Setup of P:
// calc_mvd_cost
module calc_mvd_cost (
    input                       ap_clk,
    input                       ap_rst,
    input                       ap_start,
    input                       ap_ce,
    output logic                ap_done,
    output logic                ap_ready,
    output logic                ap_idle,
    input        [31:0]         x,
    input        [31:0]         y,
    input        [31:0]         mv_shift,
    input        [15:0]         mv_cand_0,
    input        [15:0]         mv_cand_1,
    input        [15:0]         mv_cand_2,
    input        [15:0]         mv_cand_3,
    output logic [63:0]         bitcost,
    output logic                bitcost_ap_vld,
    input        [63:0]         lambda_sqrt_integer_int64,
    input        [63:0]         lambda_sqrt_decimal_int64,
    output logic [63:0]         mvd_cost_int64,
    output logic                mvd_cost_int64_ap_vld
);
    localparam LAMBDA_DECIMAL_SHIFT_BITS = 14;
    localparam CTX_FRAC_BITS = 15;
    logic [31:0] x_shifted, y_shifted;
    logic [63:0] lambda_sqrt_integer_reg, lambda_sqrt_decimal_reg;
    logic [63:0] lambda_sqrt_integer_s2, lambda_sqrt_decimal_s2;
    logic [63:0] lambda_sqrt_integer_s3, lambda_sqrt_decimal_s3;
    logic [15:0] mv_cand_reg[4];
    logic [3:0] pipeline_valid;
    logic same_cand;
    logic [63:0] cand1_cost, cand2_cost;
    logic [63:0] selected_cost;
    logic [63:0] bitcost_s3;
    logic [63:0] cost_mult_lambda_int;
    logic [63:0] cost_mult_lambda_dec;
    logic ap_idle_r;
    logic ap_done_r;
    always_ff @(posedge ap_clk or posedge ap_rst) begin
        if (ap_rst) begin
            ap_idle_r <= 1'b1;
            ap_done_r <= 1'b0;
            x_shifted <= 32'b0;
            y_shifted <= 32'b0;
            lambda_sqrt_integer_reg <= 64'b0;
            lambda_sqrt_decimal_reg <= 64'b0;
            mv_cand_reg[0] <= 16'b0;
            mv_cand_reg[1] <= 16'b0;
            mv_cand_reg[2] <= 16'b0;
            mv_cand_reg[3] <= 16'b0;
            pipeline_valid[0] <= 1'b0;
            same_cand <= 1'b0;
            cand1_cost <= 64'b0;
            cand2_cost <= 64'b0;
            lambda_sqrt_integer_s2 <= 64'b0;
            lambda_sqrt_decimal_s2 <= 64'b0;
  ...
export LEC_CHECK = 0
export ABC_AREA = 1
export CAP_MARGIN = 20
export CORE_ASPECT_RATIO = 1.31
export CORE_MARGIN = 2
export CORE_UTILIZATION = 72
export CTS_CLUSTER_DIAMETER = 364
export CTS_CLUSTER_SIZE = 96
export PLACE_DENSITY = 0.42
export SLEW_MARGIN = 20
export TNS_END_PERCENT = 10
create_clock -name core_clock -period 5.58 [get_ports {ap_clk}]
run.sh (not shown) runs the stock make flow with config.mk's settings and CLKGATE_MAP_FILE=.
P did not make it past global routing, where a tool error ended it.
Edits applied to the flow inputs when going from P to Q:
--- a/flow/config.mk
+++ b/flow/config.mk
@@ -8 +7,0 @@
-export ABC_AREA = 1
@@ -10 +8,0 @@
-export CORE_ASPECT_RATIO = 1.31
@@ -12,4 +10,2 @@
-export CORE_UTILIZATION = 72
-export CTS_CLUSTER_DIAMETER = 364
-export CTS_CLUSTER_SIZE = 96
-export PLACE_DENSITY = 0.42
+export CORE_UTILIZATION = 40
+export SETUP_SLACK_MARGIN = 2.08
@@ -17 +12,0 @@
-export TNS_END_PERCENT = 10
==> flow/constraint.sdc <==
create_clock -name core_clock -period 8.14 [get_ports {ap_clk}]
set_input_delay 1.6280 -clock core_clock [delete_from_list [all_inputs] [get_ports {ap_clk}]]
set_output_delay 1.6280 -clock core_clock [all_outputs]
set_load 0.01 [all_outputs]
Results
A largest non-sequential cell family by area of simple AND/OR/NAND/NOR gates is what P shows, while adder cells belongs to Q. Per the final summary, Q finished and its layout is clean on timing, DRC and antenna. Q against P: post-synth area from yosys stat fell by 3.8%, routability congestion estimate from global placement went down by about 7%, synthesized cell count fell about 28%. [compare] base=P new=Q: number of cells in the yosys synthesis report shows a reduction of about 28%, worst slack at placement moved up, post-synthesis cell area now sits lower, mean area per synthesized cell went up about 34%.
[inputs] R vs Q
--- a/flow/config.mk
+++ b/flow/config.mk
@@ -10,2 +10,4 @@
-export CORE_UTILIZATION = 40
-export SETUP_SLACK_MARGIN = 2.08
+export CORE_UTILIZATION = 72
+export CTS_CLUSTER_SIZE = 51
+export PLACE_DENSITY_LB_ADDON = 0.0
+export SETUP_SLACK_MARGIN = 1.92
==> flow/constraint.sdc <==
create_clock -name core_clock -period 6.56 [get_ports {ap_clk}]
set_input_delay 1.3120 -clock core_clock [delete_from_list [all_inputs] [get_ports {ap_clk}]]
set_output_delay 1.3120 -clock core_clock [all_outputs]
set_load 0.01 [all_outputs]
Total clock buffers created by CTS (lower): Q
Sort R and Q by cell total after placement desc -> top: Q
Summary of R over Q: yosys stat chip area held steady; die area shrank by about 44%; synthesized area per cell held steady.
In R, pre-CTS setup slack is lower than in Q.
Run status, R: aborted in global routing, error GRT-0232
The following lists how S was set up differently from R:
--- a/flow/config.mk
+++ b/flow/config.mk
@@ -10,4 +10 @@
-export CORE_UTILIZATION = 72
-export CTS_CLUSTER_SIZE = 51
-export PLACE_DENSITY_LB_ADDON = 0.0
-export SETUP_SLACK_MARGIN = 1.92
+export CORE_UTILIZATION = 65
==> flow/constraint.sdc <==
create_clock -name core_clock -period 6.97 [get_ports {ap_clk}]
set_input_delay 1.3940 -clock core_clock [delete_from_list [all_inputs] [get_ports {ap_clk}]]
set_output_delay 1.3940 -clock core_clock [all_outputs]
set_load 0.01 [all_outputs]
## What came out
- The layout from S, despite a flow that completed every stage, fails the layout checks, with the failing checks listed as negative setup slack.
- Of S and R, the higher height of the die belongs to S.
- Relative to R, pre-placement core utilization decreased by 7.0 points in S.
- Count of cell types in the netlist: S vs R identical
- Diff R -> S | detailed placement HPWL | decrease of 7600 um
- Compared with R, cell area after placement in S decreased by a few percent.
- Die area: higher on S
- [compare] base=R new=S: number of buffers inserted by post-CTS setup repair shrank by about 50%, total of flip-flops plus latches after synthesis held steady, placer congestion estimate shrank by 0.043.
Here is what was changed in the inputs of T compared with S.
--- a/flow/config.mk
+++ b/flow/config.mk
@@ -10 +10 @@
-export CORE_UTILIZATION = 65
+export CORE_UTILIZATION = 40
==> flow/constraint.sdc <==
create_clock -name core_clock -period 8.14 [get_ports {ap_clk}]
set_input_delay 1.6280 -clock core_clock [delete_from_list [all_inputs] [get_ports {ap_clk}]]
set_output_delay 1.6280 -clock core_clock [all_outputs]
set_load 0.01 [all_outputs]
Results
Looking at the reports, T completed the entire flow and the layout it produced met the timing, design-rule and antenna checks. Going from S to T, width of the die rose by about 27%, amount of wire on met2 after detailed routing decreased about 7%, clock-cell share of area grew by 0.29 points.

The RTL this note starts from:
==> flow/design.v <==
module calc_mvd_cost (
    input                       ap_clk,
    input                       ap_rst,
    input                       ap_start,
    input                       ap_ce,
    output logic                ap_done,
    output logic                ap_ready,
    output logic                ap_idle,
    input        [31:0]         x,
    input        [31:0]         y,
    input        [31:0]         mv_shift,
    input        [15:0]         mv_cand_0,
    input        [15:0]         mv_cand_1,
    input        [15:0]         mv_cand_2,
    input        [15:0]         mv_cand_3,
    output logic [63:0]         bitcost,
    output logic                bitcost_ap_vld,
    input        [63:0]         lambda_sqrt_integer_int64,
    input        [63:0]         lambda_sqrt_decimal_int64,
    output logic [63:0]         mvd_cost_int64,
    output logic                mvd_cost_int64_ap_vld
);
    localparam LAMBDA_DECIMAL_SHIFT_BITS = 14;
    localparam CTX_FRAC_BITS = 15;
    logic [31:0] x_shifted, y_shifted;
    logic [63:0] lambda_sqrt_integer_reg, lambda_sqrt_decimal_reg;
    logic [63:0] lambda_sqrt_integer_s2, lambda_sqrt_decimal_s2;
    logic [63:0] lambda_sqrt_integer_s3, lambda_sqrt_decimal_s3;
    logic [15:0] mv_cand_reg[4];
    logic [3:0] pipeline_valid;
    logic same_cand;
    logic [63:0] cand1_cost, cand2_cost;
    logic [63:0] selected_cost;
    logic [63:0] bitcost_s3;
    logic [63:0] cost_mult_lambda_int;
    logic [63:0] cost_mult_lambda_dec;
    logic ap_idle_r;
    logic ap_done_r;
    always_ff @(posedge ap_clk or posedge ap_rst) begin
        if (ap_rst) begin
            ap_idle_r <= 1'b1;
            ap_done_r <= 1'b0;
            x_shifted <= 32'b0;
            y_shifted <= 32'b0;
            lambda_sqrt_integer_reg <= 64'b0;
            lambda_sqrt_decimal_reg <= 64'b0;
            mv_cand_reg[0] <= 16'b0;
            mv_cand_reg[1] <= 16'b0;
            mv_cand_reg[2] <= 16'b0;
            mv_cand_reg[3] <= 16'b0;
            pipeline_valid[0] <= 1'b0;
            same_cand <= 1'b0;
            cand1_cost <= 64'b0;
            cand2_cost <= 64'b0;
            lambda_sqrt_integer_s2 <= 64'b0;
            lambda_sqrt_decimal_s2 <= 64'b0;
            pipeline_valid[1] <= 1'b0;
            selected_cost <= 0;
            lambda_sqrt_integer_s3 <= 64'b0;
            lambda_sqrt_decimal_s3 <= 64'b0;
            pipeline_valid[2] <= 1'b0;
            bitcost_s3 <= 64'b0;
            cost_mult_lambda_int <= 64'b0;
            cost_mult_lambda_dec <= 64'b0;
            pipeline_valid[3] <= 1'b0;
            bitcost <= 64'b0;
            bitcost_ap_vld <= 1'b0;
            mvd_cost_int64 <= 64'b0;
            mvd_cost_int64_ap_vld <= 1'b0;
        end
        else if (ap_ce) begin
            ap_idle_r <= ap_idle;
            ap_done_r <= ap_done;
            if (ap_start) begin
                x_shifted <= x << mv_shift;
                y_shifted <= y << mv_shift;
                lambda_sqrt_integer_reg <= lambda_sqrt_integer_int64;
                lambda_sqrt_decimal_reg <= lambda_sqrt_decimal_int64;
                mv_cand_reg[0] <= mv_cand_0;
                mv_cand_reg[1] <= mv_cand_1;
                mv_cand_reg[2] <= mv_cand_2;
                mv_cand_reg[3] <= mv_cand_3;
                pipeline_valid[0] <= 1'b1;
            end
            else begin
                pipeline_valid[0] <= 1'b0;
            end
            pipeline_valid[1] <= pipeline_valid[0];
            lambda_sqrt_integer_s2 <= lambda_sqrt_integer_reg;
            lambda_sqrt_decimal_s2 <= lambda_sqrt_decimal_reg;
                same_cand <= (mv_cand_reg[0] == mv_cand_reg[2]) && (mv_cand_reg[1] == mv_cand_reg[3]);
                cand1_cost <= get_mvd_coding_cost(
                    $signed(x_shifted) - $signed(mv_cand_reg[0]),
                    $signed(y_shifted) - $signed(mv_cand_reg[1])
                );
                cand2_cost <= get_mvd_coding_cost(
                    $signed(x_shifted) - $signed(mv_cand_reg[2]),
                    $signed(y_shifted) - $signed(mv_cand_reg[3])
                );
            pipeline_valid[2] <= pipeline_valid[1];
            lambda_sqrt_integer_s3 <= lambda_sqrt_integer_s2;
            lambda_sqrt_decimal_s3 <= lambda_sqrt_decimal_s2;
                if (same_cand) begin
                    selected_cost <= cand1_cost;
                end
                else begin
                    selected_cost <= (cand2_cost < cand1_cost) ? cand2_cost : cand1_cost;
                end
            pipeline_valid[3] <= pipeline_valid[2];
                bitcost_s3 <= selected_cost;
                cost_mult_lambda_int <= selected_cost * lambda_sqrt_integer_s3;
                cost_mult_lambda_dec <= selected_cost * lambda_sqrt_decimal_s3;
            bitcost_ap_vld <= pipeline_valid[3];
            mvd_cost_int64_ap_vld <= pipeline_valid[3];
                bitcost <= bitcost_s3;
                mvd_cost_int64 <= cost_mult_lambda_int + (cost_mult_lambda_dec >> LAMBDA_DECIMAL_SHIFT_BITS);
        end
    end
    assign ap_ready = 1'b1;
    assign ap_done  = mvd_cost_int64_ap_vld;
    always_comb begin
        ap_idle = ap_idle_r;
        if (ap_start && ap_ce) begin
            ap_idle = 0;
        end
        else if (ap_done_r && ap_ce) begin
            ap_idle = 1;
        end
    end
    function automatic logic [63:0] get_mvd_coding_cost(input logic signed [31:0] mvd_hor, input logic signed [31:0] mvd_ver);
        logic [63:0] bitcost_temp;
        logic [63:0] x_abs, y_abs;
        logic [63:0] Q;
        logic [63:0] a, b;
        bitcost_temp = 64'd4 << CTX_FRAC_BITS;
        x_abs = (mvd_hor < 0) ? -mvd_hor : mvd_hor;
        y_abs = (mvd_ver < 0) ? -mvd_ver : mvd_ver;
        Q = 64'd1 << CTX_FRAC_BITS;
        bitcost_temp += (x_abs == 1) ? Q : 64'b0;
        bitcost_temp += (y_abs == 1) ? Q : 64'b0;
        a = get_ep_ex_golomb_bitcost_withpow(x_abs);
        b = get_ep_ex_golomb_bitcost_withpow(y_abs);
        get_mvd_coding_cost = ((a + b + bitcost_temp) >> CTX_FRAC_BITS) << 34;
    endfunction
    function automatic logic [63:0] get_ep_ex_golomb_bitcost_withpow(input logic [63:0] symbol);
        if (symbol >= 32768)
            get_ep_ex_golomb_bitcost_withpow = 64'd983040;
        else if (symbol >= 16384)
            get_ep_ex_golomb_bitcost_withpow = 64'd917504;
        else if (symbol >= 8192)
            get_ep_ex_golomb_bitcost_withpow = 64'd851968;
        else if (symbol >= 4096)
            get_ep_ex_golomb_bitcost_withpow = 64'd786432;
        else if (symbol >= 2048)
            get_ep_ex_golomb_bitcost_withpow = 64'd720896;
        else if (symbol >= 1024)
            get_ep_ex_golomb_bitcost_withpow = 64'd655360;
        else if (symbol >= 512)
            get_ep_ex_golomb_bitcost_withpow = 64'd589824;
        else if (symbol >= 256)
            get_ep_ex_golomb_bitcost_withpow = 64'd524288;
        else if (symbol >= 128)
            get_ep_ex_golomb_bitcost_withpow = 64'd458752;
        else if (symbol >= 64)
            get_ep_ex_golomb_bitcost_withpow = 64'd393216;
        else if (symbol >= 32)
            get_ep_ex_golomb_bitcost_withpow = 64'd327680;
        else if (symbol >= 16)
            get_ep_ex_golomb_bitcost_withpow = 64'd262144;
        else if (symbol >= 8)
            get_ep_ex_golomb_bitcost_withpow = 64'd196608;
        else if (symbol >= 4)
            get_ep_ex_golomb_bitcost_withpow = 64'd131072;
        else if (symbol >= 2)
            get_ep_ex_golomb_bitcost_withpow = 64'd65536;
        else
            get_ep_ex_golomb_bitcost_withpow = 64'd0;
    endfunction
endmodule
Settings: LEC_CHECK=0, CAP_MARGIN=0, CORE_MARGIN=2, CORE_UTILIZATION=72, CTS_CLUSTER_DIAMETER=30, CTS_CLUSTER_SIZE=34, SLEW_MARGIN=20; clock period 6.83 ns.
The baseline never finished: it broke off in 5_1_grt.
Next try:
--- a/flow/config.mk
+++ b/flow/config.mk
@@ -7,7 +7,5 @@
 export LEC_CHECK = 0
-export CAP_MARGIN = 0
+export CAP_MARGIN = 20
 export CORE_MARGIN = 2
-export CORE_UTILIZATION = 72
-export CTS_CLUSTER_DIAMETER = 30
-export CTS_CLUSTER_SIZE = 34
+export CORE_UTILIZATION = 58
 export SLEW_MARGIN = 20
==> flow/constraint.sdc (replaced) <==
create_clock -name core_clock -period 4.52 [get_ports {ap_clk}]
set_input_delay 0.9040 -clock core_clock [delete_from_list [all_inputs] [get_ports {ap_clk}]]
set_output_delay 0.9040 -clock core_clock [all_outputs]
set_load 0.01 [all_outputs]
With this change the flow finished with setup timing left.
Area after synthesis is unchanged.
Synthesized cell count is unchanged.
Die size goes up by 24%.

run 1:
Starts from the design.v that is shown in full above.
Settings: LEC_CHECK=0, CAP_MARGIN=20, CORE_MARGIN=2, CORE_UTILIZATION=72, CTS_CLUSTER_DIAMETER=80, PLACE_DENSITY=0.36, SLEW_MARGIN=20; clock period 6.97 ns.
Run status, run 1: aborted in global routing (5_1_grt), error ODB-0269
Here is what was changed in the inputs of run 2 compared with run 1.
Settings: ABC_AREA newly set to 1; PLACE_DENSITY removed (was 0.36); SLEW_MARGIN changed from 20 to 5; CTS_CLUSTER_DIAMETER removed (was 80); CORE_ASPECT_RATIO newly set to 0.97; CORE_UTILIZATION changed from 72 to 40; the clock period (ns, I/O delays scaled along) changed from 6.97 to 9.0.
### Flow results
Height of the die (run 1 / run 2): 0.74
In the tables for run 2 and run 1, adder and majority gate portion of the synthesized area reads lower with run 2.
Chip width: run 2 vs run 1 up 100 um
Of run 2 and run 1, it is run 2 that has the lower area fraction in xor and xnor cells.
Re proportion of register bits with asynchronous set or reset after synthesis: no difference whatsoever between run 2 and run 1.
Run 2 did not stop at any stage, and its layout met the timing, design-rule and antenna checks.
Post-place setup slack came out higher on run 2 than on run 1.
Delta (run 2 minus run 1): post-synthesis cell area went up by about 4%; core region area went up by 61,000 um2; die size went up by 62,000 um2.
[inputs] run 3 vs run 2
Settings: an added SETUP_SLACK_MARGIN of 0.17; a deleted ABC_AREA that had been 1; a deleted CORE_ASPECT_RATIO that had been 0.97; an added MIN_ROUTING_LAYER of met1; an added GPL_ROUTABILITY_DRIVEN of 0; an added TNS_END_PERCENT of 10; a change of SLEW_MARGIN from 5 to 40; an added CELL_PAD_IN_SITES_GLOBAL_PLACEMENT of 3; an added GPL_TIMING_DRIVEN of 1; an added CTS_CLUSTER_SIZE of 28.
Run 3 closes out successfully: all stages finished, all timing, DRC and antenna checks passed. Run 3 — cell area after layout 2.8% lower, run 2 as reference. In run 3, the count of standard-cell rows came out 0.76% below the value in run 2. Power, run 3 and run 2: larger value in run 3.
Here is what was changed in the inputs of run 4 compared with run 3.
Settings: a deleted GPL_ROUTABILITY_DRIVEN that had been 0; a change of SLEW_MARGIN from 40 to 20; a deleted TNS_END_PERCENT that had been 10; a deleted MIN_ROUTING_LAYER that had been met1; a change of SETUP_SLACK_MARGIN from 0.17 to 1.84; a deleted CELL_PAD_IN_SITES_GLOBAL_PLACEMENT that had been 3; a deleted GPL_TIMING_DRIVEN that had been 1; a change of CTS_CLUSTER_SIZE from 28 to 51; a change of CORE_UTILIZATION from 40 to 70; a change of the clock period (ns, I/O delays scaled along) from 9.0 to 6.56.
[summary]
Stage in which a tool error killed run 4: global routing (5_1_grt).
Going from run 3 to run 4, cell area after placement grew by a few percent.
As of run 4, vertical die dimension had fallen by more than 10% compared to run 3.
Width of the die (higher): run 3
Comparing run 3 against run 4, there is no change at all in share of synthesized cell area in and, or, nand and nor gates.
As far as gate count after technology mapping goes, run 3 and run 4 are indistinguishable; the numbers are identical.
Between run 3 and run 4, number of buffers inserted during clock tree synthesis decreased.
Count of buffers added by post-CTS timing repair for setup: run 4 higher than run 3
Here is what was changed in the inputs of run 5 compared with run 4.
Settings: setting CTS_CLUSTER_DIAMETER to 95 for the first time; changing CORE_UTILIZATION from 70 to 72; changing CTS_CLUSTER_SIZE from 51 to 74; removing SETUP_SLACK_MARGIN (formerly 1.84); setting ABC_AREA to 1 for the first time; changing the clock period (ns, I/O delays scaled along) from 6.56 to 5.39.
--- outcome ---
Run 5 and run 4: no clean run. Run status, run 5: aborted in global routing (5_1_grt), error GRT-0116. Compared with run 4, in run 5 chip footprint higher; floorplan row count grew by 1; depth of the CTS H-tree decreased by 1 relative to the old numbers. [run 5] yosys synthesis chip area rose 4.0% relative to run 4. Row summed instance area of the synthesized netlist: run 5 higher / run 4 lower.
Power figures rest on the tool's default switching activity, not on a simulated workload.
